== 09-27 ==
// enduro_video
module enduro_video(iRST_n,
                    iVGA_CLK,
                    show_cars,
                    car_user_x,
                    car2_x,
                    car2_y,
                    car3_x,
                    car3_y,
                    oBLANK_n,
                    oHS,
                    oVS,
                    b_data,
                    g_data,
                    r_data);
clock: 7.18 ns
lec_check: 0
cap_margin: 20
core_margin: 2
core_utilization: 72
cts_cluster_diameter: 396
cts_cluster_size: 99
place_density: 0.42
setup_slack_margin: 0.28
slew_margin: 20
run.sh (not shown) runs the stock make flow with config.mk's settings and CLKGATE_MAP_FILE=.
### 09-27 -> 08-19
Settings: CTS_CLUSTER_DIAMETER: 396 -> 103; CTS_CLUSTER_SIZE: 99 -> 37; ABC_AREA: unset -> 1; SETUP_SLACK_MARGIN: 0.28 -> unset; PLACE_DENSITY_LB_ADDON: unset -> 0.26; PLACE_DENSITY: 0.42 -> unset; the clock period (ns, I/O delays scaled along): 7.18 -> 7.62.
Summary — post-synthesis chip area from yosys, 08-19 relative to 09-27: lower, by 6.0%.
Cell count, 08-19 vs 09-27: up by a few percent
The routability congestion estimate from global placement of 08-19 falls short of that of 09-27 by about 2%.
Looking only at area growth from synthesis to layout, and setting everything else aside, the higher value of 08-19 and 09-27 goes to 09-27.
Compared with 09-27, 08-19 shows a lower detailed-route via count.

* * *

alpha:
enduro_video again, from the RTL that the note above started with.
clock: 5.23 ns
lec_check: 0
cap_margin: 20
core_margin: 2
core_utilization: 35
cts_cluster_size: 56
gpl_timing_driven: 1
max_routing_layer: met5
place_density: 0.86
setup_slack_margin: 0.26
slew_margin: 20
Although alpha finished all stages, its layout failed final checks on setup timing.
Input changes introduced in beta (baseline for comparison: alpha):
diff --git a/flow/config.mk b/flow/config.mk
--- a/flow/config.mk
+++ b/flow/config.mk
@@ -7,0 +8 @@
+export ABC_AREA = 1
@@ -10,6 +11,3 @@
-export CORE_UTILIZATION = 35
-export CTS_CLUSTER_SIZE = 56
-export GPL_TIMING_DRIVEN = 1
-export MAX_ROUTING_LAYER = met5
-export PLACE_DENSITY = 0.86
-export SETUP_SLACK_MARGIN = 0.26
+export CORE_UTILIZATION = 71
+export CTS_CLUSTER_SIZE = 40
+export PLACE_DENSITY_LB_ADDON = 0.06
==> flow/constraint.sdc <==
create_clock -name core_clock -period 10.6 [get_ports {iVGA_CLK}]
set_input_delay 2.1200 -clock core_clock [delete_from_list [all_inputs] [get_ports {iVGA_CLK}]]
set_output_delay 2.1200 -clock core_clock [all_outputs]
set_load 0.01 [all_outputs]
==> comparison <==
beta completed end to end with timing, DRC and antenna clean. Taking alpha as the reference, in beta die outline area now smaller, instance area after placement -22%. Looking at first-pass GRT wire length, beta sits 13% lower than alpha does. Of beta and alpha, the run reporting the higher count of inverters other than clock inverters in the layout was beta. Run comparison: beta end of the critical path draw_cars.bgr_data_out[10]; alpha end of the critical path draw_cars.bgr_data_out[21].

* * *

Starting RTL as in the previous note.
Design enduro_video, start of the top module:
module enduro_video(iRST_n,
                    iVGA_CLK,
                    show_cars,
                    car_user_x,
                    car2_x,
                    car2_y,
                    car3_x,
                    car3_y,
                    oBLANK_n,
                    oHS,
                    oVS,
                    b_data,
                    g_data,
                    r_data);
input iRST_n;
input iVGA_CLK;
input show_cars;
input [9:0] car_user_x;
input [9:0] car2_x;
input [9:0] car2_y;
input [9:0] car3_x;
input [9:0] car3_y;
output reg oBLANK_n;
output reg oHS;
output reg oVS;
output [7:0] b_data;
output [7:0] g_data;
output [7:0] r_data;
wire rst;
reg [18:0] ADDR;
wire [9:0] SCREEN_HEIGHT;
wire [10:0] SCREEN_WIDTH;
wire [5:0] CAR_WIDTH, CAR_HEIGHT;
wire [8:0] CAR_USER_Y;
wire [23:0] BGR_data_out;
assign SCREEN_HEIGHT = 10'd480;
assign SCREEN_WIDTH = 11'd640;
assign CAR_WIDTH = 6'd23;
assign CAR_HEIGHT = 6'd36;
  ...
clock: 6.15 ns
lec_check: 0
cap_margin: 15
core_margin: 2
core_utilization: 72
cts_cluster_diameter: 30
hold_slack_margin: -0.1
place_density: 0.66
setup_slack_margin: 1.79
slew_margin: 20
The starting point completed and failed the layout checks on negative setup slack.
==> next run, changes <==
CAP_MARGIN = 20   (was 15)
CORE_UTILIZATION = 49   (was 72)
CTS_CLUSTER_DIAMETER = default   (was 30)
HOLD_SLACK_MARGIN = default   (was -0.1)
PLACE_DENSITY = default   (was 0.66)
SETUP_SLACK_MARGIN = default   (was 1.79)
clock period = 8.67 ns   (was 6.15 ns; I/O delays follow)
What happened: The new run completed with no timing, DRC or antenna violations. Worst setup slack improved by 1.3 ns. First-iteration DRC count goes down by well over a third. Design area fell by roughly a tenth. Synthesized area does not change. Power falls by a quarter to a third. Clock skew is about the same. Via count fell by roughly a tenth. Fmax came out lower by about a fifth. Count of clock-buffer cells in the layout stays the same.
==> next run, changes <==
CORE_UTILIZATION = 28   (was 49)
CTS_CLUSTER_DIAMETER = 398   (was default)
CTS_CLUSTER_SIZE = 98   (was default)
clock period = 15.0 ns   (was 8.67 ns; I/O delays follow)
Result: The new run completed without violations; power decreases by 42%; worst setup slack gains 5.6 ns; final cell count increases by 12%; wire length decreases by 4.1%; cell area increases by 1.6%; non-clock buffer count decreases by 24.
==> next run, changes <==
ABC_AREA = 0   (was default)
CORE_ASPECT_RATIO = 0.5   (was default)
CORE_UTILIZATION = 58   (was 28)
CTS_CLUSTER_DIAMETER = 285   (was 398)
CTS_CLUSTER_SIZE = 100   (was 98)
HOLD_SLACK_MARGIN = 0.23   (was default)
PLACE_DENSITY = 0.83   (was default)
Effect: Global-route usage rose by 17 points. Maximum frequency is about the same. Core utilization rose by 31 points. Via count rose by 5.2%. Clock-buffer cell count does not change. Die area fell by 51%.
==> next run, changes <==
CORE_ASPECT_RATIO = default   (was 0.5)
CORE_UTILIZATION = 26   (was 58)
CTS_CLUSTER_DIAMETER = 296   (was 285)
Outcome: Non-clock buffer count is unchanged; sequential share of layout area went down by 0.15 points; synthesized cell count is unchanged; hold slack gets better by 0.0061 ns.
==> next run, changes <==
ABC_AREA = default   (was 0)
CELL_PAD_IN_SITES_GLOBAL_PLACEMENT = 3   (was default)
CORE_UTILIZATION = 40   (was 26)
CTS_CLUSTER_DIAMETER = 398   (was 296)
HOLD_SLACK_MARGIN = default   (was 0.23)
PLACE_DENSITY = default   (was 0.83)
The changed run produced a clean layout.
Final cell count falls by 9.3%.
Synthesized area is unchanged.
Clock power rises by about 7%.
Routed wire length rises by 16%.
Clock skew rises by 0.0095 ns.
Synthesized cell count does not change.
Non-clock buffer count rises by 5.
Setup slack gets worse by 0.036 ns.
Power rises by 2.7%.
Utilization rises by 15 points.
No activity file was given, so power comes from the tool's default toggle rates.
